==> flow/design.v (excerpt) <==
module md5_crack(
  input          clk,
  input          reset_n,
  input          in_valid,
  output         in_ready,
  input  [63:0]  guess,
  output         out_valid,
  output [127:0] digest,
  output         cracked
);
clock: 9.81 ns
lec_check: 0
cap_margin: 20
core_margin: 2
core_utilization: 41
slew_margin: 20
run.sh (not shown) runs the stock make flow with config.mk's settings and CLKGATE_MAP_FILE=.
The baseline went through all stages and came out clean.
Change:
CORE_UTILIZATION = 72   (was 41)
PLACE_DENSITY = 0.4   (was unset)
TNS_END_PERCENT = 10   (was unset)
clock period = 7.82 ns   (was 9.81 ns; I/O delays follow)
Now the flow never finished: it broke off in 5_1_grt.
Die size went down by 43%.
Synthesized area does not change.
Synthesized cell count stays the same.
Change:
CELL_PAD_IN_SITES_GLOBAL_PLACEMENT = 2   (was unset)
CORE_UTILIZATION = 54   (was 72)
CTS_CLUSTER_DIAMETER = 332   (was unset)
CTS_CLUSTER_SIZE = 99   (was unset)
PLACE_DENSITY = 0.92   (was 0.4)
TNS_END_PERCENT = 15   (was 10)
clock period = 10.0 ns   (was 7.82 ns; I/O delays follow)
Result:
- Now the flow did not get past 3_1_place_gp_skip_io, error GPL-0301
- synthesized area does not change
- die area came out higher by a quarter to a third
- synthesized cell count stays the same
Change:
CELL_PAD_IN_SITES_GLOBAL_PLACEMENT = unset   (was 2)
CORE_UTILIZATION = 40   (was 54)
CTS_CLUSTER_DIAMETER = unset   (was 332)
CTS_CLUSTER_SIZE = unset   (was 99)
PLACE_DENSITY = unset   (was 0.92)
TNS_END_PERCENT = unset   (was 15)
clock period = 9.81 ns   (was 10.0 ns; I/O delays follow)
=> The new run completed with no timing, DRC or antenna violations. Synthesized cell count stays the same. Die area came out higher by 34%. Synthesized area stays the same.
Change:
CORE_UTILIZATION = 66   (was 40)
SETUP_SLACK_MARGIN = -0.46   (was unset)
clock period = 7.9 ns   (was 9.81 ns; I/O delays follow)
The new run stopped in 5_1_grt. Area after synthesis is unchanged. Die area goes down by 39%. Synthesized cell count is unchanged.


Starting RTL as in the previous note.
export LEC_CHECK = 0
export CAP_MARGIN = 20
export CORE_MARGIN = 2
export CORE_UTILIZATION = 71
export CTS_CLUSTER_SIZE = 25
export MAX_ROUTING_LAYER = met4
export SLEW_MARGIN = 20
create_clock -name core_clock -period 9.01 [get_ports {clk}]
The starting point did not get past global routing (5_1_grt).
Next try:
- ABC_AREA: default -> 1
- CORE_ASPECT_RATIO: default -> 0.91
- CORE_UTILIZATION: 71 -> 40
- CTS_CLUSTER_SIZE: 25 -> default
- clock period: 9.01 -> 10.0 ns (I/O delays scaled with it)
=> Now the flow finished clean; synthesized cell count increases by about 8%; die area increases by about 70%; area after synthesis decreases by about 2.6%.
Next try:
- ABC_AREA: 1 -> default
- CORE_ASPECT_RATIO: 0.91 -> default
- CORE_UTILIZATION: 40 -> 68
- MAX_ROUTING_LAYER: met4 -> default
- clock period: 10.0 -> 14.0 ns (I/O delays scaled with it)
Routed wire length fell by 9.6%; area after synthesis rose by 2.7%; worst setup slack is better by 570 ps.
Next try:
- CORE_UTILIZATION: 68 -> 57
- MAX_ROUTING_LAYER: default -> met4
- TNS_END_PERCENT: default -> 20
- clock period: 14.0 -> 5.51 ns (I/O delays scaled with it)
Result: With this change the flow finished with setup timing left. Final area increases by 27%. Clock power rose to 2.7 times its value. Clock skew grows by 51 ps. Non-clock buffer count came out higher by 1016. Count of clock-buffer cells in the layout stays the same. First-iteration DRC count grows by 4.2%.


Setup of build 46:
Starting RTL as in the previous note.
export LEC_CHECK = 0
export CAP_MARGIN = 20
export CELL_PAD_IN_SITES_GLOBAL_PLACEMENT = 1
export CORE_ASPECT_RATIO = 0.69
export CORE_MARGIN = 7
export CORE_UTILIZATION = 68
export GPL_TIMING_DRIVEN = 0
export MAX_ROUTING_LAYER = met5
export MIN_ROUTING_LAYER = met1
export PLACE_DENSITY = 0.73
export SETUP_SLACK_MARGIN = 1.85
export SLEW_MARGIN = 20
create_clock -name core_clock -period 7.61 [get_ports {clk}]
global placement without I/O: build 46 exited with error
#### Input delta (build 48 over build 46)
- swapping 68 for 59 in CORE_UTILIZATION
- clearing PLACE_DENSITY, which used to be 0.73
- swapping 7 for 2 in CORE_MARGIN
- swapping 1.85 for 2.08 in SETUP_SLACK_MARGIN
- clearing MAX_ROUTING_LAYER, which used to be met5
- clearing CORE_ASPECT_RATIO, which used to be 0.69
- clearing MIN_ROUTING_LAYER, which used to be met1
- clearing GPL_TIMING_DRIVEN, which used to be 0
- clearing CELL_PAD_IN_SITES_GLOBAL_PLACEMENT, which used to be 1
- swapping 7.61 for 7.21 in the clock period (ns, I/O delays scaled along)
Results
Looking at the logs for build 46 and build 48, the single run that did not finish was build 46. In build 48 the implementation ran to completion but is not tape-out ready, as the final checks report setup timing. Sort build 46 and build 48 by starting density of the core asc -> top: build 48. Between build 46 and build 48, the number of placement rows is higher for build 48. Reported for build 46 and build 48, number of nets at floorplan turned out identical to the last digit.
Inputs modified between build 48 and build 57:
- changing SETUP_SLACK_MARGIN from 2.08 to -0.44
- changing CORE_UTILIZATION from 59 to 40
- setting GPL_TIMING_DRIVEN to 0 for the first time
- changing the clock period (ns, I/O delays scaled along) from 7.21 to 10.0
Results
Build 57 finished every stage; the final checks, however, were not passed, the failures being setup timing.
Build 57 has clock insertion delay at the later pin of the skew report above what build 48 had.
Looking only at number of ordinary and repair buffers in the finished layout, and setting everything else aside, the higher value of build 48 and build 57 goes to build 48.
Diff build 48 -> build 57 | wire length | up by more than 10%
The higher worst setup slack of build 48 and build 57 is in build 57.
Layer with the highest usage: met1 -> build 57, met2 -> build 48
Going from build 48 to build 57, share of total power in combinational logic moved down; area of the core now sits higher.
Between build 48 and build 57, the flow reports clock distribution power decreasing by more than 10%.
The core of build 57 is less densely filled than that of build 48.
What build 43 does differently from build 57 at the input level:
- an added PLACE_DENSITY_LB_ADDON of 0.24
- a deleted GPL_TIMING_DRIVEN that had been 0
- a change of SETUP_SLACK_MARGIN from -0.44 to -0.46
- a change of CORE_UTILIZATION from 40 to 72
- a change of the clock period (ns, I/O delays scaled along) from 10.0 to 8.65
[summary]
For build 43, the flow was terminated by a tool error in global routing and produced no final design.
Against build 57, pre-CTS setup slack in build 43 came out better.
Summary of build 43 over build 57: total clock buffers created by CTS lower, post-placement cell area higher, die size lower, floorplan core area lower, starting utilization of the core area higher.
Build 57 → build 43: post-cts sizing count shrank by about 60%; detailed-placement wirelength estimate shrank by 36000 µm.
> inputs changed (build 43 -> build 59)
- TNS_END_PERCENT newly set to 5
- HOLD_SLACK_MARGIN newly set to 0.28
- SETUP_SLACK_MARGIN changed from -0.46 to 0.06
- CTS_CLUSTER_SIZE newly set to 47
- PLACE_DENSITY_LB_ADDON removed (was 0.24)
- SLEW_MARGIN changed from 20 to 5
- CORE_UTILIZATION changed from 72 to 65
- the clock period (ns, I/O delays scaled along) changed from 8.65 to 9.47
Results
Although build 59 finished all stages, its layout failed final checks on setup timing. global routing: build 43 exited with error. Between build 43 and build 59, HPWL reported at the end of detailed placement decreased. Taking build 43 as the reference, in build 59 horizontal die size has increased; chip area now sits higher; routability-driven placement congestion ratio moved down; mux contribution to synthesized area stayed essentially flat; count of state elements after synthesis was more or less identical. Build 59 against build 43; core region area is up by more than 10%. Build 43 → build 59: post-synthesis cell count from yosys neither gained nor lost much; synthesized area about even. Number of resized instances in the post-cts repair step on build 59 is down relative to build 43.
Power is estimated from default activity; no workload was simulated.
